`flow/design.v`:
```
		`timescale 1ns / 1ps
module lab4_2( 
              input wire      mode,
              input wire[2:0] opCode,
              input wire[3:0] value,
              input clk,
              input reset,
              output reg[9:0] result,
              output reg cacheFull,
              output reg invalidOp,
              output reg overflow);
	reg [2:0] opcode_array[0:31];
	reg [3:0] value_array[0:31];
	integer i;
	reg [10:0] counter;
	reg [10:0] counter2;
	reg [20:0] p0;
	reg [20:0] p1;
	reg [10:0] temp_for_p0_p1_change;	
	reg temp_for_bit_change;
	reg [6:0] PC;
	reg [6:0] begin_PC;
	reg flag;
    always @(posedge clk or posedge reset) begin 
		if(reset) begin
			for(i=0;i<32;i=i+1)begin
				opcode_array[i] = 0;
				value_array[i] = 0;
			end
		   invalidOp = 0;  
			cacheFull = 0;
			overflow = 0;
		   counter = 0;	  
		   counter2= 0;	  
		   p0 = 0;	  
		   p1 = 0;  
		   PC = 0;
		   flag = 0;
		   begin_PC = 0;
		   result = 0;
		end else begin
			if(mode == 1) begin 
				temp_for_p0_p1_change = p0;
			   if(opcode_array[PC] == 0) begin		  
					p0 = p0 + value_array[PC]; 			  
			   end
			   if(opcode_array[PC] == 1) begin
					p0 = p0 + p1 + value_array[PC];				  
			   end
			   if(opcode_array[PC] == 2) begin
					p0 = p0 * p1 + value_array[PC];					
			   end
			   if(opcode_array[PC] == 4) begin 
					counter2 = 0;
					for(i=0;i<10;i=i+1) begin			
						if(p0[i] == 1) counter2 = counter2 + 1; 						
					end			
					p0 = counter2;	  
			   end
			   if(opcode_array[PC] == 5) begin
					for(i=0;i<5;i=i+1) begin
						temp_for_bit_change = p0[i];			
						p0[i] = p0[9-i];			
						p0[9-i] = temp_for_bit_change;
					end
			   end
			   if(opcode_array[PC] == 6) begin					
					begin_PC = value_array[PC];
			   end
			   flag = 0;
			   for(i=10;i<21;i=i+1)begin				  
					if (p0[i] == 1) flag = 1;
					p0[i] = 0;
			   end
				if(flag == 0) begin		
					overflow = 0;	
				end	
				else begin	
					overflow = 1;	
				end
				PC = PC + 1;
				if(PC >= counter) begin  
					PC = begin_PC;			  
				end
				p1 = temp_for_p0_p1_change; 
				result = p0;
			end else begin 
				if(opCode == 3 || opCode == 7)begin	
					invalidOp = 1;	
				end else begin			
					invalidOp = 0;	
					if(counter > 31) begin		
						cacheFull = 1;		
					end else begin	
						opcode_array[counter] = opCode;	
						value_array[counter] = value;	
						counter = counter + 1;
					end
				end
			end
		end 		
    end
endmodule
```
`flow/constraint.sdc`:
```
create_clock -name core_clock -period 14.6 [get_ports {clk}]
set_input_delay 2.9200 -clock core_clock [delete_from_list [all_inputs] [get_ports {clk}]]
set_output_delay 2.9200 -clock core_clock [all_outputs]
set_load 0.01 [all_outputs]
```
`flow/run.sh`:
```
#!/bin/bash
# the make line also repeats each setting of config.mk as NAME=value (left out here)
make -C /OpenROAD-flow-scripts/flow DESIGN_CONFIG=/design/flow/config.mk WORK_HOME=/design/flow/orfs CLKGATE_MAP_FILE= finish
```
`flow/config.mk`:
```
export PLATFORM = sky130hd
export DESIGN_NAME = lab4_2
export DESIGN_NICKNAME = lab4_2
export VERILOG_FILES = /design/flow/design.v
export SDC_FILE = /design/flow/constraint.sdc
export NUM_CORES = 4
export LEC_CHECK = 0
export CAP_MARGIN = 20
export CORE_MARGIN = 2
export CORE_UTILIZATION = 28
export SLEW_MARGIN = 20
```
==> impl_metrics.tcl, run 1 <==
# place-and-route summary
set metrics [dict create \
    outcome "finished clean" \
    synthesis.nets 2112 \
    yosys-top-cells-area "dfrtp_1, mux2_2, fa_1" \
    yosysTopAreaCell "dfrtp_1" \
    edf_count 0 \
    htree_levels 1 \
    ys_sh_mux_pct 15.85 \
    worst_path_max_delay_cell "or4_4" \
    chipArea_mm2 0.07244 \
    rr_startpoint "PC[0]$_DFFE_PP0P_" \
    yosysWarnings 3 \
    syn_area_per_cell_um2 10.35 \
    slowest_delay_ps 560 \
    hpwl_mm 45.32 \
    die_y_um 269.2 \
    drt_iter0_markers 1328 \
    r2r_setup_slack_ps 790 \
    drtPass1Iterations 5 \
    synthArstFlopShare_pct 100.0 \
    cp_top_family "adder cells" \
    cts_tree "done" \
    hold_path_class "register to register" \
    drc 0 \
    hold_depth 0 \
    yosysTopAreaCellShare_pct 34.57 \
    slew_violations 0 \
    cts_sinks 272 \
    crit_type "register to register" \
    syn_area_mm2 0.01969 \
    cts.clk_slew.worst_paths_ps 70 \
    synth_cells 1902 \
    setup_ws_ps 786.8 \
    vias 15040 \
    startpoint "PC[0]$_DFFE_PP0P_" \
    setup_viol 0 \
    clock.fmax_ghz 0.07239 \
    final_nets 2107 \
    synth-main-ff-cell "dfrtp_1" \
    crit_fanout 11 \
    tool_warnings 37 \
    postLayoutCoreUtil_pct 31.47 \
    ys_seq_share_pct 34.57 \
    routed_wl_mm 62.16 \
    syn2layout_area_growth_pct 11.57 \
    grt_overflow 0 \
    fa_ha_area_share_pct 16.03 \
    holdBufCountCts 0 \
    ys_top_cells_by_count "dfrtp_1, mux2_2, nand2_1, inv_1, ha_1" \
    root_buffer "clkbuf_16" \
    core_area_mm2 0.06979 \
    grt_max_degree 132 \
    wl_per_cell_um 21.75 \
    critPathLaunchType "register" \
    synth_flops 272 \
    gr-usage-all-layers_pct 16.76 \
    worstSetupPathDepth 52 \
    cts_made_buffers 30 \
    postCtsSetupRepairBufs 0 \
    n_antenna_cell 0 \
    place_congestion 0.9598 \
    xor_area_share_pct 3.127 \
    synthDistinctLibCells 104 \
    holdPathEnd "counter[7]$_DFFE_PP0P_" \
    holdWs_ps 376.0 \
    die_x_um 269.2 \
    skew_ps 17.97 \
    ys_chip_area_mm2 0.01969 \
    cts-root-to-sink-buffers 3 \
    grt_pass1_wl_mm 95.95 \
    crit_end "p0[4]$_DFFE_PP0P_" \
    cp_data_required_time_ps 15070 \
    finalCritPeriodShare_pct 94.61 \
    fp_util_pct 28.21 \
    clk_latency_ps 580 \
    min_from "counter[7]$_DFFE_PP0P_" \
    drt-vias-per-instance 5.261 \
    reg2reg_depth 52 \
    io_pins 23 \
    top_logic_kind "adder cells" \
    max-slew-margin-rel_pct 19.28 \
    synth_top_cell_by_count "dfrtp_1" \
    maxCapViolations 0 \
    r2r_end "p0[4]$_DFFE_PP0P_" \
    place_ws_ps 655.6 \
    worstMarginPinSlew_ps 1206 \
    critPathArrivalTime_ps 14280 \
    rsz0062_at_grt "no" \
    fin_setup_tns_ps 0 \
    ys_sh_simple_pct 11.91 \
    antenna_found_initial 0 \
    cp_common_cell "ha_1" \
    end_kind "register" \
    ys_sh_aoi_pct 13.28 \
    num_rows 97 \
    worst-path-buf-inv 8 \
    port_buffers 22 \
    grt_pass1_vias 15360 \
    hold_viol 0 \
    yosysCellCount 1902 \
    detail-route-antenna-nets 0 \
    period_needed_ps 13810 \
    ctsResizeCount 0 \
]
metrics by stage:
| step | cell area (um^2) | cells |
|---|---|---|
| final | 21960 | 2858 |
| after global routing | 21960 | 2858 |
| after CTS | 21930 | 2856 |
| after detailed placement | 20990 | 2803 |
| after global placement | 20980 | 2802 |
| after floorplan | 19690 | 1902 |
area by class of cell:
cell class	instances	area, um^2
Sequential cell	272	6810
Timing Repair Buffer	74	600.6
Clock buffer	45	888.4
Fill cell	7070	47820
Clock inverter	8	50.05
Tap cell	940	1176
Inverter	148	563.0
Multi-Input combinational cell	1371	11880
per-layer routing:
metal,GRT usage [%],part of all wire [%],vias to the layer above
met2,28.18,48,468
met5,0,0,-
met1,22.65,44,7764
met3,1.870,4.8,112
li1,-,-,6693
met4,4.984,3.1,0
==> run 2, diff against run 1 <==
ABC_AREA = 1   (was default)
CORE_UTILIZATION = 71   (was 28)
CTS_CLUSTER_SIZE = 31   (was default)
HOLD_SLACK_MARGIN = -0.08   (was default)
MIN_ROUTING_LAYER = met1   (was default)
PLACE_DENSITY = 0.63   (was default)
SLEW_MARGIN = 30   (was 20)
clock period = 10.2 ns   (was 14.6 ns; I/O delays follow)
==> impl_metrics.tcl, run 2 <==
# collected from the flow reports
set metrics [dict create \
    yosys-top-cells-area "dfrtp_1, nand2_1, fa_1" \
    io_pins 23 \
    outcome "stopped before the end" \
    holdBufCountCts 0 \
    fp_util_pct 72.00 \
    synthesis.nets 2685 \
    chipArea_mm2 0.02851 \
    hpwl_mm 44.20 \
    cts_sinks 272 \
    ys_sh_aoi_pct 12.14 \
    htree_levels 1 \
    synth_cells 2475 \
    stop_stage "global routing" \
    yosysTopAreaCell "dfrtp_1" \
    placed_area_mm2 0.02148 \
    edf_count 0 \
    synth-main-ff-cell "dfrtp_1" \
    place_ws_ps -1295 \
    top_logic_kind "simple AND/OR/NAND/NOR gates" \
    yosysCellCount 2475 \
    core_area_mm2 0.02680 \
    ys_seq_share_pct 35.27 \
    root_buffer "clkbuf_16" \
    yosysTopAreaCellShare_pct 35.27 \
    synth_top_cell_by_count "nand2_1" \
    yosysWarnings 3 \
    synthArstFlopShare_pct 100.0 \
    xor_area_share_pct 1.316 \
    num_rows 60 \
    synthDistinctLibCells 64 \
    ys_sh_mux_pct 0.05187 \
    ys_sh_simple_pct 26.58 \
    syn_area_mm2 0.01930 \
    fa_ha_area_share_pct 16.35 \
    die_y_um 168.9 \
    port_buffers 22 \
    synth_flops 272 \
    cts-root-to-sink-buffers 3 \
    die_x_um 168.9 \
    ys_top_cells_by_count "nand2_1, o21ai_0, dfrtp_1, inv_1, nor2_1" \
    cts_made_buffers 28 \
    syn_area_per_cell_um2 7.796 \
    ys_chip_area_mm2 0.01930 \
    place_congestion 1.026 \
]
run 2: what timing repair did:
| item | 4_1_cts |
|---|---|
| gates cloned | 0 |
| pin swaps | 62 |
| gates resized | 111 |
| buffers inserted | 72 |
| hold endpoints to repair | 0 |
| endpoints found under the setup margin | 11 |
run 2: stage by stage:
step,setup TNS [ps],util (%),instances
floorplan,0,-,2475
global placement,-9355,80.14,2982
detailed placement,-11830,80.14,2982
CTS,-448.8,87.12,3100
==> run 3, diff against run 2 <==
HOLD_SLACK_MARGIN = -0.09   (was -0.08)
PLACE_DENSITY = default   (was 0.63)
PLACE_DENSITY_LB_ADDON = 0.24   (was default)
TNS_END_PERCENT = 5   (was default)
clock period = 9.82 ns   (was 10.2 ns; I/O delays follow)
==> impl_metrics.tcl, run 3 <==
# collected from the flow reports
set metrics [dict create \
    chipArea_mm2 0.02851 \
    synth-main-ff-cell "dfrtp_1" \
    synth_top_cell_by_count "nand2_1" \
    yosysTopAreaCellShare_pct 35.27 \
    syn_area_per_cell_um2 7.796 \
    xor_area_share_pct 1.316 \
    edf_count 0 \
    synthArstFlopShare_pct 100.0 \
    root_buffer "clkbuf_16" \
    die_x_um 168.9 \
    synth_flops 272 \
    hpwl_mm 45.39 \
    syn_area_mm2 0.01930 \
    ys_sh_mux_pct 0.05187 \
    fa_ha_area_share_pct 16.35 \
    cts_sinks 272 \
    top_logic_kind "simple AND/OR/NAND/NOR gates" \
    cts_made_buffers 26 \
    io_pins 23 \
    yosysCellCount 2475 \
    fp_util_pct 72.00 \
    placed_area_mm2 0.02159 \
    yosysWarnings 3 \
    num_rows 60 \
    port_buffers 22 \
    core_area_mm2 0.02680 \
    ys_sh_simple_pct 26.58 \
    place_congestion 0.9989 \
    synth_cells 2475 \
    ys_top_cells_by_count "nand2_1, o21ai_0, dfrtp_1, inv_1, nor2_1" \
    cts-root-to-sink-buffers 3 \
    ys_chip_area_mm2 0.01930 \
    ys_seq_share_pct 35.27 \
    stop_stage "global routing" \
    synthDistinctLibCells 64 \
    synthesis.nets 2685 \
    ys_sh_aoi_pct 12.14 \
    yosysTopAreaCell "dfrtp_1" \
    outcome "stopped before the end" \
    yosys-top-cells-area "dfrtp_1, nand2_1, fa_1" \
    htree_levels 1 \
    die_y_um 168.9 \
    holdBufCountCts 0 \
]
==> run 3: metrics by stage <==
stage | util [%] | setup WS (ps) | std cells
3_5_place_dp | 80.56 | -1334 | 2993
3_3_place_gp | 80.56 | -876.0 | 2993
2_1_floorplan | - | -317.0 | 2475
4_1_cts | 88.03 | -403.4 | 3119
==> run 3: what timing repair did <==
| action | in CTS |
|---|---|
| setup buffers | 78 |
| endpoints found under the setup margin | 11 |
| resized | 127 |
| gates cloned | 0 |
| pin swaps | 93 |
==> run 4, diff against run 3 <==
ABC_AREA = default   (was 1)
CELL_PAD_IN_SITES_DETAIL_PLACEMENT = 1   (was default)
CORE_ASPECT_RATIO = 0.56   (was default)
CORE_UTILIZATION = 25   (was 71)
CTS_CLUSTER_DIAMETER = 373   (was default)
CTS_CLUSTER_SIZE = default   (was 31)
GPL_TIMING_DRIVEN = 1   (was default)
HOLD_SLACK_MARGIN = 0.14   (was -0.09)
MAX_ROUTING_LAYER = met5   (was default)
MIN_ROUTING_LAYER = met2   (was met1)
PLACE_DENSITY_LB_ADDON = 0.06   (was 0.24)
SLEW_MARGIN = 20   (was 30)
TNS_END_PERCENT = 70   (was 5)
clock period = 16.7 ns   (was 9.82 ns; I/O delays follow)
==> impl_metrics.tcl, run 4 <==
# place-and-route summary
set metrics [dict create \
    xor_area_share_pct 3.127 \
    outcome "finished clean" \
    maxCapViolations 0 \
    synthesis.nets 2112 \
    slowest_delay_ps 960 \
    root_buffer "clkbuf_16" \
    place_congestion 0.9054 \
    antenna_found_initial 5 \
    rsz0062_at_grt "no" \
    drc 0 \
    holdPathEnd "counter[10]$_DFFE_PP0P_" \
    finalCritPeriodShare_pct 93.45 \
    htree_levels 1 \
    hold_viol 0 \
    critPathLaunchType "register" \
    core_area_mm2 0.07740 \
    gr-usage-all-layers_pct 32.42 \
    crit_fanout 13 \
    drt_iter0_markers 2115 \
    edf_count 0 \
    r2r_setup_slack_ps 1090 \
    synthArstFlopShare_pct 100.0 \
    io_pins 23 \
    worst-path-buf-inv 6 \
    grt_overflow 0 \
    holdBufCountCts 0 \
    synth_cells 1902 \
    ys_chip_area_mm2 0.01969 \
    hold_path_class "register to register" \
    grt_max_degree 107 \
    top_logic_kind "adder cells" \
    detail-route-antenna-nets 0 \
    vias 20650 \
    clk_latency_ps 630 \
    tool_warnings 38 \
    routed_wl_mm 87.07 \
    ys_sh_simple_pct 11.91 \
    worstMarginPinSlew_ps 1203 \
    period_needed_ps 15610 \
    ys_seq_share_pct 34.57 \
    slew_violations 0 \
    syn2layout_area_growth_pct 13.51 \
    port_buffers 22 \
    r2r_end "p0[4]$_DFFE_PP0P_" \
    yosysCellCount 1902 \
    num_rows 76 \
    min_from "counter[10]$_DFFE_PP0P_" \
    rr_startpoint "PC[0]$_DFFE_PP0P_" \
    hpwl_mm 62.81 \
    yosysWarnings 3 \
    ys_sh_aoi_pct 13.28 \
    skew_ps 23.38 \
    drtPass1Iterations 5 \
    ys_sh_mux_pct 15.85 \
    clock.fmax_ghz 0.06408 \
    ys_top_cells_by_count "dfrtp_1, mux2_2, nand2_1, inv_1, ha_1" \
    crit_type "register to register" \
    postLayoutCoreUtil_pct 28.87 \
    synth_top_cell_by_count "dfrtp_1" \
    cts_sinks 272 \
    cts.clk_slew.worst_paths_ps 70 \
    cp_top_family "adder cells" \
    fa_ha_area_share_pct 16.03 \
    setup_viol 0 \
    wl_per_cell_um 29.08 \
    crit_end "p0[4]$_DFFE_PP0P_" \
    worstSetupPathDepth 53 \
    hold_depth 0 \
    startpoint "PC[0]$_DFFE_PP0P_" \
    syn_area_mm2 0.01969 \
    yosysTopAreaCell "dfrtp_1" \
    yosysTopAreaCellShare_pct 34.57 \
    reg2reg_depth 53 \
    syn_area_per_cell_um2 10.35 \
    cp_common_cell "ha_1" \
    cts-root-to-sink-buffers 3 \
    final_nets 2105 \
    max-slew-margin-rel_pct 19.22 \
    synthDistinctLibCells 104 \
    grt_pass1_vias 25190 \
    die_y_um 214.0 \
    cts_tree "done" \
    synth_flops 272 \
    drt-vias-per-instance 6.898 \
    grt_pass1_wl_mm 125.7 \
    fp_util_pct 25.43 \
    worst_path_max_delay_cell "a211oi_1" \
    die_x_um 379.0 \
    cts_made_buffers 31 \
    fin_setup_tns_ps 0 \
    chipArea_mm2 0.08110 \
    critPathArrivalTime_ps 16120 \
    end_kind "register" \
    yosys-top-cells-area "dfrtp_1, mux2_2, fa_1" \
    cp_data_required_time_ps 17210 \
    synth-main-ff-cell "dfrtp_1" \
]
[run 4: per-stage QoR]
stage	std cells	hold WS (ps)	worst slack [ps]	area, um^2
final	2994	385.7	1094	22350
after global routing	2990	397.6	220.1	22340
after CTS	2970	382.9	1594	22200
after detailed placement	2915	369.3	1630	21180
after global placement	2914	368.2	2095	21170
after floorplan	1902	429.4	3681	19690
[run 4: layout make-up]
class                   instances  area, um^2
inverters                     148       563.0
clock inverters                10       117.6
diodes                         24       60.06
repair buffers                 71       590.6
flip-flops and latches        272        6810
clock buffers                  45       898.4
fillers                      8688       55060
multi-input cells            1371       11990
well taps                    1053        1318
[run 4: routing by layer]
metal | track usage [%] | wire [um] | vias to the layer above
li1 | - | - | 6654
met1 | - | 0 | 7181
met2 | 29.09 | 35360 | 6437
met3 | 56.16 | 46710 | 324
met4 | 2.910 | 2476 | 57
met5 | 21.93 | 2524 | -
[run 4: timing repair]
item | 4_1_cts | 5_1_grt
endpoints found under the setup margin | 0 | 1
setup buffers | 0 | 0
resized | 0 | 2
==> run 5, diff against run 4 <==
ABC_AREA = 1   (was default)
CELL_PAD_IN_SITES_DETAIL_PLACEMENT = default   (was 1)
CORE_ASPECT_RATIO = default   (was 0.56)
CORE_UTILIZATION = 72   (was 25)
CTS_CLUSTER_DIAMETER = 255   (was 373)
CTS_CLUSTER_SIZE = 99   (was default)
GPL_TIMING_DRIVEN = default   (was 1)
HOLD_SLACK_MARGIN = default   (was 0.14)
MAX_ROUTING_LAYER = default   (was met5)
MIN_ROUTING_LAYER = default   (was met2)
PLACE_DENSITY = 0.86   (was default)
PLACE_DENSITY_LB_ADDON = default   (was 0.06)
TNS_END_PERCENT = 20   (was 70)
clock period = 8.61 ns   (was 16.7 ns; I/O delays follow)
==> impl_metrics.tcl, run 5 <==
# collected from the flow reports
set metrics [dict create \
    yosysTopAreaCell "dfrtp_1" \
    synthesis.nets 2685 \
    error "[ERROR GRT-0232] Routing congestion too high. Check the congestion heatmap in the GUI." \
    ys_sh_simple_pct 26.58 \
    synth_flops 272 \
    xor_area_share_pct 1.316 \
    placed_area_mm2 0.02168 \
    stop_stage "global routing" \
    hpwl_mm 45.97 \
    yosysCellCount 2475 \
    synth_top_cell_by_count "nand2_1" \
    place_congestion 1.022 \
    cts_sinks 272 \
    holdBufCountCts 0 \
    grt_overflow 312 \
    chipArea_mm2 0.02813 \
    dp.cells 3002 \
    ys_sh_mux_pct 0.05187 \
    ys_chip_area_mm2 0.01930 \
    ys_seq_share_pct 35.27 \
    die_y_um 167.7 \
    synth-main-ff-cell "dfrtp_1" \
    place_ws_ps -2306 \
    synthDistinctLibCells 64 \
    cts-root-to-sink-buffers 3 \
    yosysTopAreaCellShare_pct 35.27 \
    core_area_mm2 0.02621 \
    syn_area_mm2 0.01930 \
    num_rows 59 \
    ys_top_cells_by_count "nand2_1, o21ai_0, dfrtp_1, inv_1, nor2_1" \
    gr-usage-all-layers_pct 89.45 \
    fp_util_pct 73.63 \
    fa_ha_area_share_pct 16.35 \
    synth_cells 2475 \
    outcome "stopped before the end" \
    syn_area_per_cell_um2 7.796 \
    htree_levels 1 \
    cts_made_buffers 6 \
    top_logic_kind "simple AND/OR/NAND/NOR gates" \
    yosysWarnings 3 \
    io_pins 23 \
    ys_sh_aoi_pct 12.14 \
    root_buffer "clkbuf_16" \
    synthArstFlopShare_pct 100.0 \
    yosys-top-cells-area "dfrtp_1, nand2_1, fa_1" \
    die_x_um 167.7 \
    port_buffers 22 \
    edf_count 0 \
]
[run 5: what timing repair did]
action,CTS
endpoints found under the hold margin,0
gates resized,108
pin swaps,89
buffers inserted,78
endpoints found under the setup margin,11
[run 5: per-stage QoR]
step,utilization [%],TNS (ps)
3_3_place_gp,82.73,-19270
4_1_cts,87.52,-17140
2_1_floorplan,-,-12650
3_5_place_dp,82.73,-23120
[run 5: layer usage]
layer  GRT overflow  GRT usage, %
met5             11         64.17
met4             72         85.86
met1             39         89.82
met3             28         81.75
met2            162         99.26
==> run 6, diff against run 5 <==
ABC_AREA = default   (was 1)
CORE_UTILIZATION = 71   (was 72)
CTS_CLUSTER_DIAMETER = default   (was 255)
CTS_CLUSTER_SIZE = 32   (was 99)
PLACE_DENSITY = default   (was 0.86)
TNS_END_PERCENT = default   (was 20)
clock period = 10.1 ns   (was 8.61 ns; I/O delays follow)
==> impl_metrics.tcl, run 6 <==
# place-and-route summary
set metrics [dict create \
    grt_util_met1_pct 59.43 \
    port_buffers 22 \
    ys_sh_aoi_pct 13.28 \
    critPathLaunchType "register" \
    rsz0062_at_grt "yes" \
    drtPass1Iterations 9 \
    synth_cells 1902 \
    slowest_delay_ps 580 \
    die_x_um 170.5 \
    cts_sinks 272 \
    groute.layer.met3.usage_pct 14.69 \
    skew_ps 17.15 \
    yosysTopAreaCellShare_pct 34.57 \
    hold_path_class "register to register" \
    worstMarginPinSlew_ps 1297 \
    cts_tree "done" \
    end_kind "register" \
    yosysCellCount 1902 \
    finalCritPeriodShare_pct 114.7 \
    core_area_mm2 0.02710 \
    drt_iter0_markers 2264 \
    grt_pass1_vias 18070 \
    slew_violations 0 \
    fp_util_pct 72.64 \
    worstSetupPathDepth 55 \
    r2r_setup_slack_ps -1480 \
    cp_top_family "adder cells" \
    n_antenna_cell 0 \
    fin_setup_tns_ps -7391 \
    min_from "counter[7]$_DFFE_PP0P_" \
    dp.cells 2455 \
    holdBufCountCts 0 \
    yosysWarnings 3 \
    final_nets 2356 \
    clock.fmax_ghz 0.08635 \
    nFillCells 1316 \
    die_y_um 170.5 \
    num_rows 60 \
    synth-main-ff-cell "dfrtp_1" \
    max-slew-margin-rel_pct 12.93 \
    rr_startpoint "PC[0]$_DFFE_PP0P_" \
    ys_chip_area_mm2 0.01969 \
    grt_overflow 0 \
    chipArea_mm2 0.02908 \
    ys_top_cells_by_count "dfrtp_1, mux2_2, nand2_1, inv_1, ha_1" \
    ys_sh_simple_pct 11.91 \
    crit_fanout 8 \
    place_congestion 1.049 \
    fin_cells 2536 \
    cts.clk_slew.worst_paths_ps 60 \
    xor_area_share_pct 3.127 \
    hold_viol 0 \
    clk_latency_ps 570 \
    busiest_layer "met2" \
    r2r_end "p0[4]$_DFFE_PP0P_" \
    gr-usage-all-layers_pct 45.70 \
    holdWs_ps 378.5 \
    grt_max_degree 125 \
    syn_area_mm2 0.01969 \
    violations "negative setup slack" \
    antenna_found_initial 2 \
    cts_made_buffers 30 \
    routed_wl_mm 64.69 \
    period_needed_ps 11580 \
    synth_top_cell_by_count "dfrtp_1" \
    maxCapViolations 0 \
    startpoint "PC[0]$_DFFE_PP0P_" \
    tool_warnings 42 \
    worst_path_max_delay_cell "fa_2" \
    io_pins 23 \
    setup_ws_ps -1481 \
    cp_data_required_time_ps 10550 \
    cp_common_cell "ha_4" \
    outcome "finished with violations" \
    ys_seq_share_pct 34.57 \
    syn2layout_area_growth_pct 20.43 \
    synth_flops 272 \
    synthesis.nets 2112 \
    synthArstFlopShare_pct 100.0 \
    crit_end "p0[4]$_DFFE_PP0P_" \
    edf_count 0 \
    synthDistinctLibCells 104 \
    holdPathEnd "counter[7]$_DFFE_PP0P_" \
    ys_sh_mux_pct 15.85 \
    hpwl_mm 45.15 \
    critPathArrivalTime_ps 12030 \
    vias 17230 \
    reg2reg_depth 55 \
    detail-route-antenna-nets 0 \
    crit_type "register to register" \
    worst-path-buf-inv 10 \
    use_met2_pct 70.48 \
    root_buffer "clkbuf_16" \
    place_ws_ps -1455 \
    yosys-top-cells-area "dfrtp_1, mux2_2, fa_1" \
    cts-root-to-sink-buffers 3 \
    drt-vias-per-instance 6.794 \
    top_logic_kind "adder cells" \
    hold_depth 0 \
    fa_ha_area_share_pct 16.03 \
    syn_area_per_cell_um2 10.35 \
    yosysTopAreaCell "dfrtp_1" \
    drc 0 \
    wl_per_cell_um 25.51 \
    setup_viol 7 \
    htree_levels 1 \
    grt_pass1_wl_mm 100.8 \
]
## run 6: layer usage
metal / vias to the layer above / wire length, um
met5: - / 15
met4: 2 / 3272
met3: 314 / 8086
met2: 1247 / 28770
met1: 8477 / 24540
li1: 7189 / -
## run 6: repair_timing
| action | CTS | global route |
|---|---|---|
| gates resized | 62 | 16 |
| pin swaps | 62 | 19 |
| buffers inserted | 26 | 4 |
| endpoints found under the setup margin | 8 | 9 |
## run 6: through the flow
stage / area (um^2) / utilization (%)
floorplan: 19880 / -
global placement: 22090 / 81.50
detailed placement: 22090 / 81.51
CTS: 23550 / 86.91
global route: 23710 / 87.48
finish: 23710 / 87.48
## run 6: layout make-up
cell class | instances | area, um^2 | share of cell area, %
Tap cell | 372 | 465.4 | 1.963
Multi-Input combinational cell | 1371 | 12440 | 52.48
Clock buffer | 39 | 814.5 | 3.436
Clock inverter | 11 | 101.3 | 0.4275
Timing Repair Buffer | 323 | 2507 | 10.58
Inverter | 148 | 565.5 | 2.385
Sequential cell | 272 | 6813 | 28.74
==> run 7, diff against run 6 <==
ABC_AREA = 1   (was default)
CORE_UTILIZATION = 68   (was 71)
CTS_CLUSTER_SIZE = default   (was 32)
HOLD_SLACK_MARGIN = -0.1   (was default)
PLACE_DENSITY = 0.73   (was default)
TNS_END_PERCENT = 5   (was default)
clock period = 9.93 ns   (was 10.1 ns; I/O delays follow)
==> impl_metrics.tcl, run 7 <==
# place-and-route summary
set metrics [dict create \
    synth_flops 272 \
    synth_top_cell_by_count "nand2_1" \
    crit_fanout 5 \
    end_kind "register" \
    r2r_end "p0[7]$_DFFE_PP0P_" \
    routed_wl_mm 70.22 \
    ys_sh_mux_pct 0.05187 \
    postLayoutCoreUtil_pct 86.69 \
    top_logic_kind "simple AND/OR/NAND/NOR gates" \
    reg2reg_depth 60 \
    cts-root-to-sink-buffers 3 \
    crit_type "register to register" \
    edf_count 0 \
    cp_data_required_time_ps 10350 \
    regArea_mm2 0.006808 \
    ys_seq_share_pct 35.27 \
    skew_ps 17.37 \
    period_needed_ps 10910 \
    wl_per_cell_um 22.33 \
    drtPass1Iterations 7 \
    drt-vias-per-instance 6.376 \
    worst-path-buf-inv 14 \
    hpwl_mm 44.21 \
    antenna_found_initial 4 \
    nFillCells 1503 \
    drt_iter0_markers 2514 \
    yosysWarnings 3 \
    clock.fmax_ghz 0.09170 \
    critPathLaunchType "register" \
    holdPathEnd "counter[9]$_DFFE_PP0P_" \
    setup_ws_ps -975.7 \
    clk_latency_ps 560 \
    synthesis.nets 2685 \
    place_congestion 0.9950 \
    cts_made_buffers 28 \
    drc 0 \
    ys_sh_simple_pct 26.58 \
    detail-route-antenna-nets 0 \
    rr_startpoint "PC[1]$_DFFE_PP0P_" \
    grt_max_degree 111 \
    holdBufCountCts 0 \
    grt_pass1_vias 19270 \
    cp_common_cell "ha_4" \
    ys_top_cells_by_count "nand2_1, o21ai_0, dfrtp_1, inv_1, nor2_1" \
    cts_tree "done" \
    worstSetupPathDepth 60 \
    worstMarginPinSlew_ps 1098 \
    design_area_mm2 0.02415 \
    syn_area_mm2 0.01930 \
    yosysTopAreaCell "dfrtp_1" \
    htree_levels 1 \
    dp.cells 3014 \
    port_buffers 22 \
    chipArea_mm2 0.02974 \
    cts.clk_slew.worst_paths_ps 70 \
    synth-main-ff-cell "dfrtp_1" \
    crit_end "p0[7]$_DFFE_PP0P_" \
    die_x_um 172.5 \
    hold_viol 0 \
    hold_path_class "register to register" \
    rsz0062_at_grt "yes" \
    ys_sh_aoi_pct 12.14 \
    placed_area_mm2 0.02152 \
    setup_viol 11 \
    hold_depth 0 \
    root_buffer "clkbuf_16" \
    outcome "finished with violations" \
    die_y_um 172.5 \
    maxCapViolations 0 \
    startpoint "PC[1]$_DFFE_PP0P_" \
    syn_area_per_cell_um2 7.796 \
    fin_cells 3145 \
    fin_setup_tns_ps -8481 \
    final-comb-area_mm2 0.01194 \
    r2r_setup_slack_ps -980 \
    cts_sinks 272 \
    synth_cells 2475 \
    ys_chip_area_mm2 0.01930 \
    finalCritPeriodShare_pct 109.8 \
    gr-usage-all-layers_pct 42.97 \
    num_rows 61 \
    synthDistinctLibCells 64 \
    synthArstFlopShare_pct 100.0 \
    min_from "counter[9]$_DFFE_PP0P_" \
    slew_violations 0 \
    critPathArrivalTime_ps 11330 \
    tool_warnings 43 \
    yosysCellCount 2475 \
    syn2layout_area_growth_pct 25.16 \
    fa_ha_area_share_pct 16.35 \
    vias 20050 \
    final_nets 2954 \
    yosysTopAreaCellShare_pct 35.27 \
    max-slew-margin-rel_pct 26.73 \
    cp_top_family "adder cells" \
    slowest_delay_ps 580 \
    io_pins 23 \
    worst_path_max_delay_cell "fa_1" \
    grt_pass1_wl_mm 98.43 \
    grt_overflow 0 \
    yosys-top-cells-area "dfrtp_1, nand2_1, fa_1" \
    core_area_mm2 0.02786 \
    violations "negative setup slack" \
    fp_util_pct 69.27 \
    xor_area_share_pct 1.316 \
]
run 7: stage by stage:
stage,hold WS (ps),setup slack (ps)
after global routing,396.4,-1806
after detailed placement,368.4,-1040
after global placement,365.2,-748.1
final,381.9,-975.7
after floorplan,429.0,-207.0
after CTS,383.2,-177.1
run 7: layer usage:
layer,track usage (%),vias to the layer above,wire [um]
met5,0,-,62
met1,49.27,9485,23660
met3,7.828,508,8245
li1,-,8601,-
met2,72.14,1453,32010
met4,31.82,6,6249
run 7: area by class of cell:
| cell class | count | area share [%] |
|---|---|---|
| timing repair buffer | 343 | 11.83 |
| clock buffer | 42 | 3.456 |
| antenna | 2 | 0.02072 |
| multi-input combinational | 1805 | 49.43 |
| clock inverter | 9 | 0.4196 |
| inverter | 294 | 4.694 |
| sequential | 272 | 28.19 |
| tap | 378 | 1.958 |
run 7: repair_timing:
item | 4_1_cts | 5_1_grt
setup buffers | 57 | 21
setup endpoints to repair | 11 | 11
gates resized | 137 | 111
pin swaps | 81 | 102
==> run 8, diff against run 7 <==
CELL_PAD_IN_SITES_GLOBAL_PLACEMENT = 1   (was default)
CORE_MARGIN = 10   (was 2)
CORE_UTILIZATION = 19   (was 68)
GPL_ROUTABILITY_DRIVEN = 0   (was default)
GPL_TIMING_DRIVEN = 0   (was default)
HOLD_SLACK_MARGIN = default   (was -0.1)
MAX_ROUTING_LAYER = met4   (was default)
MIN_ROUTING_LAYER = met2   (was default)
PLACE_DENSITY = default   (was 0.73)
PLACE_DENSITY_LB_ADDON = 0.24   (was default)
SETUP_SLACK_MARGIN = 3.74   (was default)
SLEW_MARGIN = 5   (was 20)
TNS_END_PERCENT = default   (was 5)
clock period = 13.4 ns   (was 9.93 ns; I/O delays follow)
==> impl_metrics.tcl, run 8 <==
# place-and-route summary
set metrics [dict create \
    syn_area_per_cell_um2 7.796 \
    clock.fmax_ghz 0.08671 \
    hold_path_class "register to register" \
    yosysWarnings 3 \
    hold_viol 0 \
    cts_sinks 272 \
    io_pins 23 \
    clk_latency_ps 600 \
    skew_ps 26.15 \
    synthDistinctLibCells 64 \
    synth-main-ff-cell "dfrtp_1" \
    critPathLaunchType "register" \
    crit_type "register to register" \
    antenna_found_initial 0 \
    end_kind "register" \
    cts_tree "done" \
    grt_overflow 0 \
    worstSetupPathDepth 60 \
    worstMarginPinSlew_ps 1153 \
    cts.clk_slew.worst_paths_ps 60 \
    critPathArrivalTime_ps 11990 \
    final_nets 2872 \
    num_rows 116 \
    routed_wl_mm 80.53 \
    slew_violations 0 \
    finalCritPeriodShare_pct 86.07 \
    drtPass1Iterations 10 \
    ys_sh_mux_pct 0.05187 \
    setup_viol 0 \
    grt_pass1_wl_mm 118.5 \
    synthArstFlopShare_pct 100.0 \
    routed.top_layer "met4" \
    ys_top_cells_by_count "nand2_1, o21ai_0, dfrtp_1, inv_1, nor2_1" \
    gr-usage-all-layers_pct 21.36 \
    postLayoutCoreUtil_pct 24.79 \
    wl_per_cell_um 19.90 \
    min_from "counter[8]$_DFFE_PP0P_" \
    outcome "finished clean" \
    ys_chip_area_mm2 0.01930 \
    period_needed_ps 11530 \
    fp_util_pct 19.21 \
    top_logic_kind "simple AND/OR/NAND/NOR gates" \
    ys_seq_share_pct 35.27 \
    edf_count 0 \
    slowest_delay_ps 680 \
    syn_area_mm2 0.01930 \
    grt_max_degree 39 \
    synth_flops 272 \
    holdPathEnd "counter[8]$_DFFE_PP0P_" \
    yosysTopAreaCell "dfrtp_1" \
    vias 24990 \
    tool_warnings 38 \
    cts-root-to-sink-buffers 3 \
    r2r_setup_slack_ps 1870 \
    startpoint "PC[0]$_DFFE_PP0P_" \
    ys_sh_aoi_pct 12.14 \
    hpwl_mm 56.93 \
    cp_data_required_time_ps 13860 \
    ys_sh_simple_pct 26.58 \
    wl_met3_mm 35.69 \
    wl_met1_um 0 \
    dr_wl_met2_mm 39.70 \
    yosys-top-cells-area "dfrtp_1, nand2_1, fa_1" \
    detail-route-antenna-nets 0 \
    grt_pass1_vias 27690 \
    worst_path_max_delay_cell "nor3_4" \
    rr_startpoint "PC[0]$_DFFE_PP0P_" \
    fa_ha_area_share_pct 16.35 \
    reg2reg_depth 60 \
    yosysTopAreaCellShare_pct 35.27 \
    synth_cells 2475 \
    drc 0 \
    crit_fanout 6 \
    cp_common_cell "nand2_2" \
    worst-path-buf-inv 11 \
    cts_made_buffers 37 \
    holdWs_ps 457.0 \
    synth_top_cell_by_count "nand2_1" \
    hold_depth 1 \
    crit_end "p0[8]$_DFFE_PP0P_" \
    r2r_end "p0[8]$_DFFE_PP0P_" \
    synthesis.nets 2685 \
    core_area_mm2 0.1004 \
    die_y_um 338.7 \
    rsz0062_at_grt "yes" \
    cp_top_family "adder cells" \
    root_buffer "clkbuf_16" \
    htree_levels 2 \
    fin_setup_tns_ps 0 \
    yosysCellCount 2475 \
    maxCapViolations 0 \
    chipArea_mm2 0.1147 \
    drt-vias-per-instance 6.174 \
    max-slew-margin-rel_pct 23.15 \
    die_x_um 338.7 \
    drt_iter0_markers 3713 \
    xor_area_share_pct 1.316 \
    syn2layout_area_growth_pct 29.04 \
    port_buffers 22 \
]
## run 8: area by class of cell
class	count	area (um^2)
Inverter	294	1162
Antenna cell	2	5.005
Buffer	104	571.8
Timing Repair Buffer	148	1378
Clock inverter	14	226.5
Clock buffer	51	1039
Sequential cell	272	6810
Multi-Input combinational cell	1805	12010
Tap cell	1357	1698
Fill cell	11110	75540
## run 8: timing repair
item | CTS | global route
pin swaps | 52 | 92
setup endpoints to repair | 11 | 11
setup buffers | 73 | 41
hold buffers | 0 | 0
gates resized | 132 | 165
## run 8: per-stage QoR
| step | area (um^2) | worst slack, ps | instances |
|---|---|---|---|
| floorplan | 19430 | 3320 | 2475 |
| global placement | 21350 | -734.5 | 3854 |
| detailed placement | 21530 | -683.9 | 3863 |
| CTS | 23830 | 2201 | 4001 |
| global route | 24890 | 1354 | 4045 |
| finish | 24900 | 1867 | 4047 |
## run 8: per-layer routing
metal	vias to the layer above	track usage [%]
met4	0	2.783
met2	7117	23.63
met3	565	29.71
met5	-	-
li1	8384	-
met1	8920	-
==> run 9, diff against run 8 <==
ABC_AREA = default   (was 1)
CAP_MARGIN = 0   (was 20)
CELL_PAD_IN_SITES_GLOBAL_PLACEMENT = default   (was 1)
CORE_MARGIN = 2   (was 10)
CORE_UTILIZATION = 72   (was 19)
GPL_ROUTABILITY_DRIVEN = default   (was 0)
GPL_TIMING_DRIVEN = default   (was 0)
MAX_ROUTING_LAYER = default   (was met4)
MIN_ROUTING_LAYER = met1   (was met2)
PLACE_DENSITY = 0.67   (was default)
PLACE_DENSITY_LB_ADDON = default   (was 0.24)
SETUP_SLACK_MARGIN = -0.37   (was 3.74)
SLEW_MARGIN = 35   (was 5)
clock period = 7.59 ns   (was 13.4 ns; I/O delays follow)
==> impl_metrics.tcl, run 9 <==
# place-and-route summary
set metrics [dict create \
    ys_sh_simple_pct 11.91 \
    yosysCellCount 1902 \
    place_congestion 1.053 \
    grt_pass1_wl_mm 109.1 \
    dp.cells 2484 \
    ys_sh_aoi_pct 13.28 \
    outcome "finished with violations" \
    worst-path-buf-inv 4 \
    design_area_mm2 0.02500 \
    vias 20290 \
    ys_chip_area_mm2 0.01969 \
    hold_path_class "register to register" \
    fa_ha_area_share_pct 16.03 \
    yosysWarnings 3 \
    critPathArrivalTime_ps 12980 \
    grt_overflow 0 \
    yosysTopAreaCell "dfrtp_1" \
    r2r_setup_slack_ps -4930 \
    antenna_found_initial 18 \
    routed_wl_mm 87.95 \
    worstMarginPinSlew_ps 1661 \
    clock.fmax_ghz 0.07987 \
    hpwl_mm 48.71 \
    crit_fanout 5 \
    period_needed_ps 12520 \
    tool_warnings 43 \
    cts_sinks 272 \
    top_logic_kind "adder cells" \
    xor_area_share_pct 3.127 \
    gr-usage-all-layers_pct 50.45 \
    htree_levels 1 \
    synth_top_cell_by_count "dfrtp_1" \
    drt-vias-per-instance 7.799 \
    cp_data_required_time_ps 8050 \
    reg2reg_depth 54 \
    port_buffers 22 \
    ys_sh_mux_pct 15.85 \
    yosysTopAreaCellShare_pct 34.57 \
    fp_util_pct 73.25 \
    min_from "counter[7]$_DFFE_PP0P_" \
    rr_startpoint "PC[1]$_DFFE_PP0P_" \
    hold_depth 0 \
    cts-root-to-sink-buffers 3 \
    nFillCells 849 \
    setup_ws_ps -4930 \
    io_pins 23 \
    drt_iter0_markers 3753 \
    holdWs_ps 388.1 \
    end_kind "register" \
    synthDistinctLibCells 104 \
    cp_top_family "adder cells" \
    setup_viol 11 \
    holdBufCountCts 0 \
    grt_max_degree 161 \
    num_rows 60 \
    ys_top_cells_by_count "dfrtp_1, mux2_2, nand2_1, inv_1, ha_1" \
    grt_pass1_vias 19270 \
    finalCritPeriodShare_pct 165.0 \
    worst_path_max_delay_cell "xnor2_1" \
    fin_cells 2602 \
    core_area_mm2 0.02688 \
    maxCapViolations 1 \
    holdPathEnd "counter[7]$_DFFE_PP0P_" \
    rsz0062_at_grt "yes" \
    clk_latency_ps 600 \
    yosys-top-cells-area "dfrtp_1, mux2_2, fa_1" \
    startpoint "PC[1]$_DFFE_PP0P_" \
    synth_flops 272 \
    skew_ps 33.75 \
    drc 0 \
    hold_viol 0 \
    die_y_um 169.4 \
    detail-route-antenna-nets 0 \
    root_buffer "clkbuf_16" \
    cts.clk_slew.worst_paths_ps 60 \
    synth-main-ff-cell "dfrtp_1" \
    edf_count 0 \
    cp_common_cell "ha_4" \
    synth_cells 1902 \
    max-slew-margin-rel_pct -11.75 \
    final_nets 2439 \
    wl_per_cell_um 33.80 \
    critPathLaunchType "register" \
    chipArea_mm2 0.02868 \
    placed_area_mm2 0.02267 \
    crit_end "p0[4]$_DFFE_PP0P_" \
    r2r_end "p0[4]$_DFFE_PP0P_" \
    syn2layout_area_growth_pct 26.99 \
    worstSetupPathDepth 54 \
    die_x_um 169.4 \
    cts_tree "done" \
    place_ws_ps -4176 \
    drtPass1Iterations 12 \
    crit_type "register to register" \
    cts_made_buffers 30 \
    synthesis.nets 2112 \
    violations "max-capacitance violations, max-slew violations, negative setup slack" \
    slowest_delay_ps 640 \
    ys_seq_share_pct 34.57 \
    syn_area_per_cell_um2 10.35 \
    slew_violations 3 \
    synthArstFlopShare_pct 100.0 \
    syn_area_mm2 0.01969 \
]
==> run 9: stage by stage <==
| step | setup TNS (ps) | util, % |
|---|---|---|
| floorplan | -30500 | - |
| global placement | -32040 | 84.04 |
| detailed placement | -35100 | 84.35 |
| CTS | -30110 | 89.47 |
| global route | -45150 | 92.96 |
| finish | -42090 | 93.02 |
==> run 9: area by class of cell <==
type / count / area [um^2] / share of cell area [%]
multi-input cells: 1371 / 12930 / 51.72
inverters: 148 / 561.8 / 2.247
repair buffers: 406 / 3292 / 13.17
clock inverters: 15 / 126.4 / 0.5055
well taps: 341 / 426.7 / 1.707
flip-flops and latches: 272 / 6813 / 27.25
diodes: 11 / 27.53 / 0.1101
clock buffers: 38 / 822.0 / 3.288
==> run 9: routing by layer <==
layer  track usage [%]  share of wire, %
met1             56.16                29
met2             79.50                41
met3             13.74                16
met4             45.15                13
met5             1.739              0.61
==> run 9: repair_timing <==
action | CTS | global route
setup buffers | 21 | 35
endpoints found under the setup margin | 11 | 11
cloned | 0 | 0
pin swaps | 18 | 93
resized | 51 | 129
==> run 10, diff against run 9 <==
ABC_AREA = 0   (was default)
CAP_MARGIN = 25   (was 0)
CORE_UTILIZATION = 64   (was 72)
CTS_CLUSTER_SIZE = 17   (was default)
GPL_ROUTABILITY_DRIVEN = 1   (was default)
GPL_TIMING_DRIVEN = 0   (was default)
MIN_ROUTING_LAYER = default   (was met1)
PLACE_DENSITY = default   (was 0.67)
PLACE_DENSITY_LB_ADDON = 0.07   (was default)
SETUP_SLACK_MARGIN = 2.13   (was -0.37)
SLEW_MARGIN = 20   (was 35)
clock period = 7.23 ns   (was 7.59 ns; I/O delays follow)
==> impl_metrics.tcl, run 10 <==
# place-and-route summary
set metrics [dict create \
    maxCapViolations 0 \
    top_logic_kind "adder cells" \
    routed_wl_mm 63.64 \
    cts_sinks 272 \
    port_buffers 21 \
    drt-vias-per-instance 6.623 \
    ys_seq_share_pct 34.57 \
    grt_pass1_wl_mm 96.71 \
    period_needed_ps 12310 \
    core_area_mm2 0.03043 \
    root_buffer "clkbuf_16" \
    crit_end "p0[4]$_DFFE_PP0P_" \
    die_y_um 179.4 \
    crit_fanout 8 \
    hpwl_mm 45.00 \
    synthArstFlopShare_pct 100.0 \
    worstMarginPinSlew_ps 1029 \
    yosysWarnings 3 \
    detail-route-antenna-nets 0 \
    fin_cells 2455 \
    ys_sh_simple_pct 11.91 \
    n_antenna_cell 0 \
    skew_ps 14.46 \
    max-slew-margin-rel_pct 30.91 \
    cts.clk_slew.worst_paths_ps 70 \
    syn_area_mm2 0.01969 \
    io_pins 23 \
    wl_per_cell_um 25.92 \
    dp.cells 2338 \
    drtPass1Iterations 6 \
    antenna_found_initial 0 \
    final_nets 2249 \
    yosysTopAreaCell "dfrtp_1" \
    setup_ws_ps -5085 \
    chipArea_mm2 0.03218 \
    synth-main-ff-cell "dfrtp_1" \
    worst-path-buf-inv 15 \
    critPathArrivalTime_ps 12770 \
    place_congestion 0.9997 \
    synthesis.nets 2112 \
    design_area_mm2 0.02330 \
    yosysTopAreaCellShare_pct 34.57 \
    ys_chip_area_mm2 0.01969 \
    grt_max_degree 36 \
    synth_flops 272 \
    synth_top_cell_by_count "dfrtp_1" \
    xor_area_share_pct 3.127 \
    violations "negative setup slack" \
    vias 16260 \
    outcome "finished with violations" \
    min_from "counter[7]$_DFFE_PP0P_" \
    die_x_um 179.4 \
    r2r_setup_slack_ps -5080 \
    r2r_end "p0[4]$_DFFE_PP0P_" \
    drt_iter0_markers 1687 \
    grt_pass1_vias 16380 \
    crit_type "register to register" \
    tool_warnings 38 \
    worst_path_max_delay_cell "fa_2" \
    rr_startpoint "PC[2]$_DFFE_PP0P_" \
    grt_overflow 0 \
    holdBufCountCts 0 \
    clock.fmax_ghz 0.08120 \
    syn2layout_area_growth_pct 18.35 \
    cts-root-to-sink-buffers 3 \
    yosys-top-cells-area "dfrtp_1, mux2_2, fa_1" \
    reg2reg_depth 62 \
    num_rows 64 \
    gr-usage-all-layers_pct 40.24 \
    drc 0 \
    cp_data_required_time_ps 7680 \
    yosysCellCount 1902 \
    synthDistinctLibCells 104 \
    edf_count 0 \
    setup_viol 11 \
    hold_viol 0 \
    cp_top_family "adder cells" \
    slew_violations 0 \
    synth_cells 1902 \
    critPathLaunchType "register" \
    worstSetupPathDepth 62 \
    syn_area_per_cell_um2 10.35 \
    place_ws_ps -6807 \
    cts_tree "done" \
    ys_top_cells_by_count "dfrtp_1, mux2_2, nand2_1, inv_1, ha_1" \
    ys_sh_aoi_pct 13.28 \
    hold_path_class "register to register" \
    cts_made_buffers 29 \
    hold_depth 1 \
    fp_util_pct 64.70 \
    htree_levels 1 \
    finalCritPeriodShare_pct 170.3 \
    fa_ha_area_share_pct 16.03 \
    rsz0062_at_grt "yes" \
    fin_setup_tns_ps -43530 \
    slowest_delay_ps 560 \
    startpoint "PC[2]$_DFFE_PP0P_" \
    clk_latency_ps 560 \
    end_kind "register" \
    placed_area_mm2 0.02097 \
    holdPathEnd "counter[7]$_DFFE_PP0P_" \
    ys_sh_mux_pct 15.85 \
]
run 10: cell type report:
class,count,area (um^2)
plain buffers,111,767.0
clock buffers,40,857.1
well taps,396,495.5
fillers,2127,7129
multi-input cells,1371,12670
clock inverters,11,166.4
repair buffers,106,972.2
flip-flops and latches,272,6809
inverters,148,561.8
run 10: metal layers:
layer / wire length, um / GRT usage (%) / vias up
met1: 24050 / 50.92 / 7998
met2: 29340 / 64.81 / 989
li1: - / - / 6987
met4: 4629 / 24.23 / 0
met3: 5626 / 7.257 / 285
met5: 0 / 0 / -
run 10: what timing repair did:
item                                    CTS  global route
pin swaps                                53            30
endpoints found under the setup margin   11            11
setup buffers                            54            11
gates resized                           135            33
run 10: stage by stage:
step           utilization, %  hold slack [ps]
6_report                76.57            459.8
5_1_grt                 76.57            486.2
4_1_cts                 75.77            465.4
3_5_place_dp            68.92            450.1
3_3_place_gp            67.96            440.1
2_1_floorplan               -            429.4
==> run 11, diff against run 10 <==
ABC_AREA = default   (was 0)
CAP_MARGIN = 20   (was 25)
CORE_UTILIZATION = 52   (was 64)
CTS_CLUSTER_SIZE = 99   (was 17)
GPL_ROUTABILITY_DRIVEN = default   (was 1)
GPL_TIMING_DRIVEN = default   (was 0)
PLACE_DENSITY_LB_ADDON = default   (was 0.07)
SETUP_SLACK_MARGIN = default   (was 2.13)
TNS_END_PERCENT = 20   (was default)
clock period = 6.16 ns   (was 7.23 ns; I/O delays follow)
==> impl_metrics.tcl, run 11 <==
# place-and-route summary
set metrics [dict create \
    syn_area_per_cell_um2 10.35 \
    synth-main-ff-cell "dfrtp_1" \
    final_nets 2430 \
    synthesis.nets 2112 \
    antenna_found_initial 0 \
    gr-usage-all-layers_pct 33.92 \
    worstMarginPinSlew_ps 1101 \
    slew_violations 0 \
    die_x_um 198.6 \
    yosysCellCount 1902 \
    nFillCells 3103 \
    vias 16200 \
    syn_area_mm2 0.01969 \
    period_needed_ps 11650 \
    yosys-top-cells-area "dfrtp_1, mux2_2, fa_1" \
    clock.fmax_ghz 0.08580 \
    xor_area_share_pct 3.127 \
    worstSetupPathDepth 58 \
    slowest_delay_ps 530 \
    fin_cells 2754 \
    num_rows 71 \
    fa_ha_area_share_pct 16.03 \
    ys_chip_area_mm2 0.01969 \
    die_y_um 198.6 \
    ys_seq_share_pct 34.57 \
    ys_sh_aoi_pct 13.28 \
    yosysTopAreaCell "dfrtp_1" \
    ys_sh_simple_pct 11.91 \
    cts.clk_slew.worst_paths_ps 60 \
    hpwl_mm 49.20 \
    yosysTopAreaCellShare_pct 34.57 \
    fin_setup_tns_ps -48640 \
    rr_startpoint "PC[4]$_DFFE_PP0P_" \
    synth_flops 272 \
    crit_type "register to register" \
    place_congestion 1.014 \
    hold_path_class "register to register" \
    setup_viol 11 \
    worst-path-buf-inv 13 \
    wl_per_cell_um 23.63 \
    reg2reg_depth 58 \
    cts_made_buffers 30 \
    top_logic_kind "adder cells" \
    critPathLaunchType "register" \
    setup_ws_ps -5495 \
    core_area_mm2 0.03749 \
    chipArea_mm2 0.03943 \
    grt_max_degree 126 \
    synthArstFlopShare_pct 100.0 \
    design_area_mm2 0.02446 \
    synthDistinctLibCells 104 \
    cp_top_family "adder cells" \
    cp_common_cell "inv_2" \
    drtPass1Iterations 5 \
    port_buffers 22 \
    startpoint "PC[4]$_DFFE_PP0P_" \
    root_buffer "clkbuf_16" \
    max-slew-margin-rel_pct 26.11 \
    grt_overflow 0 \
    cts_sinks 272 \
    r2r_setup_slack_ps -5490 \
    grt_pass1_vias 16700 \
    synth_cells 1902 \
    io_pins 23 \
    synth_top_cell_by_count "dfrtp_1" \
    r2r_end "p0[4]$_DFFE_PP0P_" \
    routed_wl_mm 65.07 \
    dp.cells 2675 \
    detail-route-antenna-nets 0 \
    finalCritPeriodShare_pct 189.2 \
    crit_end "p0[4]$_DFFE_PP0P_" \
    hold_viol 0 \
    grt_pass1_wl_mm 100.6 \
    rsz0062_at_grt "yes" \
    outcome "finished with violations" \
    min_from "counter[8]$_DFFE_PP0P_" \
    cts-root-to-sink-buffers 3 \
    placed_area_mm2 0.02297 \
    clk_latency_ps 570 \
    violations "negative setup slack" \
    ys_top_cells_by_count "dfrtp_1, mux2_2, nand2_1, inv_1, ha_1" \
    ys_sh_mux_pct 15.85 \
    cp_data_required_time_ps 6620 \
    fp_util_pct 52.51 \
    drt-vias-per-instance 5.881 \
    cts_tree "done" \
    drt_iter0_markers 1177 \
    end_kind "register" \
    holdPathEnd "counter[8]$_DFFE_PP0P_" \
    drc 0 \
    crit_fanout 8 \
    tool_warnings 42 \
    syn2layout_area_growth_pct 24.23 \
    critPathArrivalTime_ps 12120 \
    htree_levels 1 \
    yosysWarnings 3 \
    holdWs_ps 394.0 \
    skew_ps 17.47 \
    edf_count 0 \
    worst_path_max_delay_cell "a2111oi_4" \
    maxCapViolations 0 \
    hold_depth 0 \
    n_antenna_cell 0 \
]
run 11: what timing repair did:
item | CTS | global route
buffers inserted | 21 | 3
hold buffers | 0 | 0
gates resized | 46 | 11
gates cloned | 0 | 0
setup endpoints to repair | 11 | 11
pin swaps | 36 | 23
run 11: through the flow:
stage               setup WS [ps]  utilization [%]
floorplan                   -5654                -
global placement            -5582            61.25
detailed placement          -5647            61.26
CTS                         -5430            65.01
global route                -5955            65.24
finish                      -5495            65.24
run 11: area by class of cell:
| type | count | area, um^2 | area share (%) |
|---|---|---|---|
| clock buffers | 42 | 887.1 | 3.627 |
| clock inverters | 13 | 123.9 | 0.5065 |
| multi-input cells | 1371 | 12330 | 50.43 |
| well taps | 511 | 639.4 | 2.614 |
| inverters | 148 | 559.3 | 2.287 |
| repair buffers | 397 | 3102 | 12.68 |
| flip-flops and latches | 272 | 6810 | 27.85 |
run 11: per-layer routing:
layer | vias to the layer above | share of wire, % | GRT usage, %
li1 | 7351 | - | -
met1 | 8194 | 42 | 43.21
met5 | - | 0 | 0
met2 | 481 | 49 | 58.26
met4 | 0 | 5.5 | 15.59
met3 | 170 | 4.2 | 3.577
==> run 12, diff against run 11 <==
ABC_AREA = 1   (was default)
CORE_UTILIZATION = 71   (was 52)
CTS_CLUSTER_DIAMETER = 271   (was default)
CTS_CLUSTER_SIZE = 40   (was 99)
MIN_ROUTING_LAYER = met1   (was default)
PLACE_DENSITY_LB_ADDON = 0.24   (was default)
SLEW_MARGIN = 30   (was 20)
TNS_END_PERCENT = default   (was 20)
clock period = 9.13 ns   (was 6.16 ns; I/O delays follow)
==> impl_metrics.tcl, run 12 <==
# collected from the flow reports
set metrics [dict create \
    yosysWarnings 3 \
    stop_stage "global routing" \
    synthesis.nets 2685 \
    core_area_mm2 0.02680 \
    synth-main-ff-cell "dfrtp_1" \
    die_y_um 168.9 \
    xor_area_share_pct 1.316 \
    chipArea_mm2 0.02851 \
    root_buffer "clkbuf_16" \
    fp_util_pct 72.00 \
    synth_flops 272 \
    holdBufCountCts 0 \
    synthDistinctLibCells 64 \
    top_logic_kind "simple AND/OR/NAND/NOR gates" \
    cts-root-to-sink-buffers 3 \
    ys_sh_mux_pct 0.05187 \
    synthArstFlopShare_pct 100.0 \
    syn_area_per_cell_um2 7.796 \
    port_buffers 22 \
    ys_sh_simple_pct 26.58 \
    io_pins 23 \
    place_congestion 0.9788 \
    cts_made_buffers 10 \
    cts_sinks 272 \
    edf_count 0 \
    num_rows 60 \
    die_x_um 168.9 \
    htree_levels 1 \
    ys_sh_aoi_pct 12.14 \
    yosys-top-cells-area "dfrtp_1, nand2_1, fa_1" \
    yosysTopAreaCellShare_pct 35.27 \
    hpwl_mm 45.05 \
    yosysCellCount 2475 \
    synth_cells 2475 \
    outcome "stopped before the end" \
    synth_top_cell_by_count "nand2_1" \
    dp.cells 3008 \
    ys_seq_share_pct 35.27 \
    ys_top_cells_by_count "nand2_1, o21ai_0, dfrtp_1, inv_1, nor2_1" \
    ys_chip_area_mm2 0.01930 \
    yosysTopAreaCell "dfrtp_1" \
    fa_ha_area_share_pct 16.35 \
    syn_area_mm2 0.01930 \
]
-- run 12: repair_timing --
| action | CTS |
|---|---|
| gates resized | 101 |
| setup endpoints to repair | 11 |
| pin swaps | 64 |
| gates cloned | 0 |
| setup buffers | 52 |
-- run 12: per-stage QoR --
stage / instance area, um^2 / util (%) / worst slack, ps / hold slack [ps]
floorplan: 19430 / - / -949.7 / 429.0
global placement: 21740 / 81.10 / -1353 / 366.6
detailed placement: 21740 / 81.12 / -1732 / 365.6
CTS: 22830 / 85.19 / -1164 / 401.6
==> run 13, diff against run 12 <==
CORE_UTILIZATION = 72   (was 71)
CTS_CLUSTER_DIAMETER = default   (was 271)
CTS_CLUSTER_SIZE = 37   (was 40)
HOLD_SLACK_MARGIN = 0.29   (was default)
MIN_ROUTING_LAYER = default   (was met1)
PLACE_DENSITY_LB_ADDON = 0.03   (was 0.24)
SETUP_SLACK_MARGIN = 2.23   (was default)
SLEW_MARGIN = 20   (was 30)
TNS_END_PERCENT = 5   (was default)
clock period = 7.47 ns   (was 9.13 ns; I/O delays follow)
==> impl_metrics.tcl, run 13 <==
# collected from the flow reports
set metrics [dict create \
    die_y_um 167.7 \
    port_buffers 22 \
    ys_top_cells_by_count "nand2_1, o21ai_0, dfrtp_1, inv_1, nor2_1" \
    synth-main-ff-cell "dfrtp_1" \
    ys_seq_share_pct 35.27 \
    core_area_mm2 0.02621 \
    xor_area_share_pct 1.316 \
    outcome "stopped before the end" \
    syn_area_per_cell_um2 7.796 \
    num_rows 59 \
    synth_top_cell_by_count "nand2_1" \
    yosysCellCount 2475 \
    fa_ha_area_share_pct 16.35 \
    place_congestion 1.048 \
    htree_levels 1 \
    error "[ERROR GRT-0232] Routing congestion too high. Check the congestion heatmap in the GUI." \
    cts_sinks 272 \
    ys_sh_aoi_pct 12.14 \
    cts-root-to-sink-buffers 3 \
    fp_util_pct 73.63 \
    placed_area_mm2 0.02193 \
    edf_count 0 \
    synthesis.nets 2685 \
    ys_sh_simple_pct 26.58 \
    chipArea_mm2 0.02813 \
    yosysTopAreaCellShare_pct 35.27 \
    hpwl_mm 47.08 \
    io_pins 23 \
    yosysTopAreaCell "dfrtp_1" \
    root_buffer "clkbuf_16" \
    syn_area_mm2 0.01930 \
    top_logic_kind "simple AND/OR/NAND/NOR gates" \
    die_x_um 167.7 \
    gr-usage-all-layers_pct 79.41 \
    synthArstFlopShare_pct 100.0 \
    synthDistinctLibCells 64 \
    cts_made_buffers 27 \
    yosysWarnings 3 \
    yosys-top-cells-area "dfrtp_1, nand2_1, fa_1" \
    grt_overflow 62 \
    stop_stage "global routing" \
    ys_chip_area_mm2 0.01930 \
    holdBufCountCts 0 \
    synth_cells 2475 \
    ys_sh_mux_pct 0.05187 \
    synth_flops 272 \
]
-- run 13: repair_timing --
item | in CTS
gates resized | 90
endpoints found under the setup margin | 11
pin swaps | 62
buffers inserted | 54
-- run 13: layer usage --
layer,GRT usage [%],GRT overflow
met2,94.41,32
met4,75.65,28
met5,39.83,0
met1,78.72,0
met3,68.52,2
-- run 13: through the flow --
stage	utilization, %	setup WS [ps]	std cells
floorplan	-	-2610	2475
global placement	83.48	-3061	3030
detailed placement	83.69	-3729	3032
CTS	90.46	-2865	3133
